## run.sh

```bash
#!/bin/bash
# the make line also repeats each setting of config.mk as NAME=value (left out here)
make -C /OpenROAD-flow-scripts/flow DESIGN_CONFIG=/design/flow/config.mk WORK_HOME=/design/flow/orfs CLKGATE_MAP_FILE= finish
```

## config.mk

```make
export PLATFORM = sky130hd
export DESIGN_NAME = fpu
export DESIGN_NICKNAME = fpu
export VERILOG_FILES = /design/flow/design.v
export SDC_FILE = /design/flow/constraint.sdc
export NUM_CORES = 4
export LEC_CHECK = 0
export CAP_MARGIN = 20
export CORE_MARGIN = 2
export CORE_UTILIZATION = 66
export CTS_CLUSTER_DIAMETER = 251
export CTS_CLUSTER_SIZE = 97
export PLACE_DENSITY = 0.36
export SETUP_SLACK_MARGIN = -0.78
export SLEW_MARGIN = 20
export TNS_END_PERCENT = 10
```

## constraint.sdc

```tcl
create_clock -name core_clock -period 7.89 [get_ports {i_clk}]
set_input_delay 1.5780 -clock core_clock [delete_from_list [all_inputs] [get_ports {i_clk}]]
set_output_delay 1.5780 -clock core_clock [all_outputs]
set_load 0.01 [all_outputs]
```

## design.v

```verilog
module fpu #(
    parameter DATA_WIDTH = 32,
    parameter INST_WIDTH = 1
)(
    input                   i_clk,
    input                   i_rst_n,
    input  [DATA_WIDTH-1:0] i_data_a,
    input  [DATA_WIDTH-1:0] i_data_b,
    input  [INST_WIDTH-1:0] i_inst,
    input                   i_valid,
    output [DATA_WIDTH-1:0] o_data,
    output                  o_valid
);
    reg [DATA_WIDTH-1:0] o_data_r, o_data_w; 
    reg                  o_valid_r, o_valid_w;
    wire [30:23]          i_expo_a, i_expo_b;
    wire [22:0]           i_frag_a, i_frag_b;
    reg [30:23]           i_expo_sub;
    reg [30:23]           o_expo;
    wire                  i_sign_a, i_sign_b;
    reg [46:0]            i_frag_aa, i_frag_bb;
    reg [23:0]            i_frag_a1, i_frag_b1;
    reg [46:0]            i_frag_af, i_frag_bf;
    reg [47:0]            i_frag_o, i_frag_ma, i_frag_mb;
    reg [22:0]            i_frag_oo;
    assign o_data = o_data_r;   
    assign o_valid = o_valid_r;
    assign i_expo_a = i_data_a[30:23];
    assign i_expo_b = i_data_b[30:23];
    assign i_frag_a = i_data_a[22:0];
    assign i_frag_b = i_data_b[22:0];
    assign i_sign_a = i_data_a[DATA_WIDTH-1];
    assign i_sign_b = i_data_b[DATA_WIDTH-1];
    always @(*) begin
        i_expo_sub = 8'd0;
        o_expo     = 8'd0;
        i_frag_aa  = 47'd0;
        i_frag_bb  = 47'd0;
        i_frag_a1  = 24'd0;
        i_frag_b1  = 24'd0;
        i_frag_af  = 47'd0;
        i_frag_bf  = 47'd0;
        i_frag_o   = 48'd0;
        i_frag_ma  = 48'd0;
        i_frag_mb  = 48'd0;
        i_frag_oo  = 23'd0;
        if (i_valid) begin     
            case (i_inst) 
                1'd0: begin   
                    i_frag_a1 = {1'b1, i_frag_a};
                    i_frag_b1 = {1'b1, i_frag_b};
                    if (i_expo_a > i_expo_b) begin 
                        i_expo_sub = i_expo_a - i_expo_b;
                        i_frag_bf = {i_frag_b1, 23'b0};
                        i_frag_bb = i_frag_bf >> i_expo_sub;
                        i_frag_aa = {i_frag_a1, 23'b0};
                        o_expo = i_expo_a;
                    end
                    else begin
                        i_expo_sub = i_expo_b - i_expo_a;
                        i_frag_af = {i_frag_a1, 23'b0};
                        i_frag_aa = i_frag_af >> i_expo_sub;
                        i_frag_bb = {i_frag_b1, 23'b0};
                        o_expo = i_expo_b;
                    end
                    if (i_sign_a ^ i_sign_b) begin                        
                        if (i_frag_aa > i_frag_bb) begin
                            i_frag_o = i_frag_aa - i_frag_bb;
                            o_data_w[DATA_WIDTH-1] = i_sign_a;
                        end
                        else begin
                            i_frag_o = i_frag_bb - i_frag_aa;
                            o_data_w[DATA_WIDTH-1] = i_sign_b;
                        end
                        if (i_frag_o[46] == 1) begin
                            if (i_frag_o[22] == 1)
                                o_data_w[22:0] = i_frag_o[45:23]+1;
                            else
                                o_data_w[22:0] = i_frag_o[45:23];
                            o_data_w[30:23] = o_expo;
                        end
                        else if (i_frag_o[45] == 1) begin
                            if (i_frag_o[21] == 1)
                                o_data_w[22:0] = i_frag_o[44:22]+1;
                            else
                                o_data_w[22:0] = i_frag_o[44:22];
                            o_data_w[30:23] = o_expo - 1;
                        end
                        else if (i_frag_o[44] == 1) begin
                            if (i_frag_o[20] == 1)
                                o_data_w[22:0] = i_frag_o[43:21]+1;
                            else
                                o_data_w[22:0] = i_frag_o[43:21];
                            o_data_w[30:23] = o_expo - 2;
                        end
                        else if (i_frag_o[43] == 1) begin
                            if (i_frag_o[19] == 1)
                                o_data_w[22:0] = i_frag_o[42:20]+1;
                            else
                                o_data_w[22:0] = i_frag_o[42:20];
                            o_data_w[30:23] = o_expo - 3;
                        end
                        else if (i_frag_o[42] == 1) begin
                            if (i_frag_o[18] == 1)
                                o_data_w[22:0] = i_frag_o[41:19]+1;
                            else
                                o_data_w[22:0] = i_frag_o[41:19];
                            o_data_w[30:23] = o_expo - 4;
                        end
                        else begin
                            o_data_w[22:0] = i_frag_o[39:17];
                            o_data_w[30:23] = o_expo;                               
                        end
                    end
                    else begin
                        i_frag_o = i_frag_aa + i_frag_bb;
                        if (i_frag_o[47] == 1) begin
                            if (i_frag_o[23] == 1)
                                o_data_w[22:0] = i_frag_o[46:24]+1;
                            else
                                o_data_w[22:0] = i_frag_o[46:24];
                            o_data_w[30:23] = o_expo + 1;
                        end
                        else if (i_frag_o[46] == 1) begin
                            if (i_frag_o[22] == 1)
                                o_data_w[22:0] = i_frag_o[45:23] + 1;
                            else
                                o_data_w[22:0] = i_frag_o[45:23];
                            o_data_w[30:23] = o_expo;
                        end
                        else begin
                            o_data_w[22:0] = i_frag_o[44:12];
                            o_data_w[30:23] = o_expo - 1;
                        end
                        o_data_w[DATA_WIDTH-1] = i_sign_a;
                    end
                    o_valid_w = 1;                    
                end
                1'd1: begin
                    o_expo = i_expo_a + i_expo_b - 127;
                    o_data_w[DATA_WIDTH-1] = i_sign_a ^ i_sign_b;
                    i_frag_ma[47:24] = 24'd0;
                    i_frag_ma[23] = 1;
                    i_frag_ma[22:0] = i_frag_a;
                    i_frag_mb[47:24] = 24'd0;
                    i_frag_mb[23] = 1;
                    i_frag_mb[22:0] = i_frag_b;
                    i_frag_o = i_frag_ma * i_frag_mb;
                    if (i_frag_o[22] && i_frag_o[21]) begin
                        i_frag_o[47:23] = i_frag_o[47:23] + 1;
                    end
                    else if (i_frag_o[22] && ~i_frag_o[21]) begin 
                        i_frag_o[20] = |i_frag_o[20:0]? 1 : 0;  
                        if (i_frag_o[20] == 1)
                            i_frag_o[47:23] = i_frag_o[47:23] + 1;
                        else if (i_frag_o[23] == 1)
                            i_frag_o[47:23] = i_frag_o[47:23] + 1;
                    end
                    if (i_frag_o[47] || ~i_frag_o[46]) begin
                        if (i_frag_o[47]) begin
                            i_frag_o = i_frag_o >> 1;
                            o_expo = o_expo + 1;   
                        end  
                        if (i_frag_o[22] && i_frag_o[21]) begin
                            i_frag_o[47:23] = i_frag_o[47:23] + 1;
                        end
                        else if (i_frag_o[22] && ~i_frag_o[21]) begin 
                            i_frag_o[20] = |i_frag_o[20:0]? 1 : 0;  
                            if (i_frag_o[20] == 1)
                                i_frag_o[47:23] = i_frag_o[47:23] + 1;
                            else if (i_frag_o[23] == 1)
                                i_frag_o[47:23] = i_frag_o[47:23] + 1;
                        end
                    end
                    o_data_w[22:0] = i_frag_o[45:23];
                    o_data_w[30:23] = o_expo;
                    o_valid_w = 1;    
                end
                default: begin
                    o_data_w     = 0;
                    o_valid_w    = 1;  
                end  
            endcase
        end else begin
            o_data_w     = 0; 
            o_valid_w    = 0;  
        end
    end
    always @(posedge i_clk or negedge i_rst_n) begin
        if(~i_rst_n) begin    
            o_data_r <= 0;
            o_valid_r <= 0;
        end else begin
            o_data_r <= o_data_w;
            o_valid_r <= o_valid_w;
        end
    end
endmodule
```

==> results_dict.tcl <==
# metrics dict for downstream scripts
set metrics [dict create \
    tool.error "[ERROR GRT-0116] Global routing finished with congestion. Check the congestion regions in the DRC Viewer." \
    ys_area_mm2 0.04127 \
    h-tree-depth 2 \
    cts-hold-fix-buffers 0 \
    mux_share_pct 3.299 \
    initial_utilization_pct 66.87 \
    dp_hpwl_um 170300 \
    top_cell "inv_1" \
    die_area_mm2 0.06454 \
    ys_sh_aoi_pct 21.43 \
    ys_warn_count 1 \
    yosys_cells 5522 \
    cts_root_buf "clkbuf_16" \
    ys.flop_type "dfrtp_1" \
    status "stopped before the end" \
    dieWidth_um 254.1 \
    yosysSeqAreaShare_pct 2.001 \
    area_leaders "fa_1 (24%), ha_1 (9.4%), inv_1 (6.5%)" \
    cts_buffers 5 \
    portBuffers 100 \
    synthArstFlopShare_pct 100.0 \
    postSynthCellCount 5522 \
    placed_cells 7894 \
    grt_use_total_pct 84.97 \
    yosys-top-cells-count "inv_1 (720), nand2_1 (641), fa_1 (485)" \
    ys.flops 33 \
    design.core.area_mm2 0.06171 \
    synthSimpleGateAreaFrac_pct 23.42 \
    synth_area_mm2 0.04127 \
    rows 91 \
    clock_sinks 33 \
    enable_flop_cells 0 \
    pin_count 101 \
    overflow 376 \
    yosysTopAreaCell "fa_1" \
    yosysUniqueCellTypes 139 \
    yosys-dominant-comb-family "adder cells" \
    yosys.area_share.adder_pct 32.96 \
    syn_avg_cell_area_um2 7.473 \
    die_y_um 254.1 \
    clock_path_buffers 2 \
    xor_area_share_pct 6.698 \
    routabilityCongestion 1.258 \
    top_area_share_pct 23.53 \
    synth_nets 6386 \
    lastStage "global routing (5_1_grt)" \
]
-- repair_timing --
action,4_1_cts
resized,343
gates cloned,8
setup endpoints to repair,31
setup buffers,41
pin swaps,72
-- routing by layer --
metal | global-route usage (%) | GRT overflow
met1 | 84.18 | 22
met4 | 82.12 | 152
met2 | 96.32 | 177
met3 | 76.82 | 22
met5 | 56.53 | 3
-- through the flow --
step | instance area (um2) | setup slack [ns] | total power (W)
2_1_floorplan | 41890 | -3.205 | 0.03341
3_3_place_gp | 55830 | -3.709 | 0.06314
3_5_place_dp | 55830 | -4.259 | 0.06574
4_1_cts | 56550 | -3.154 | 0.06919
Power figures rest on the tool's default switching activity, not on a simulated workload.
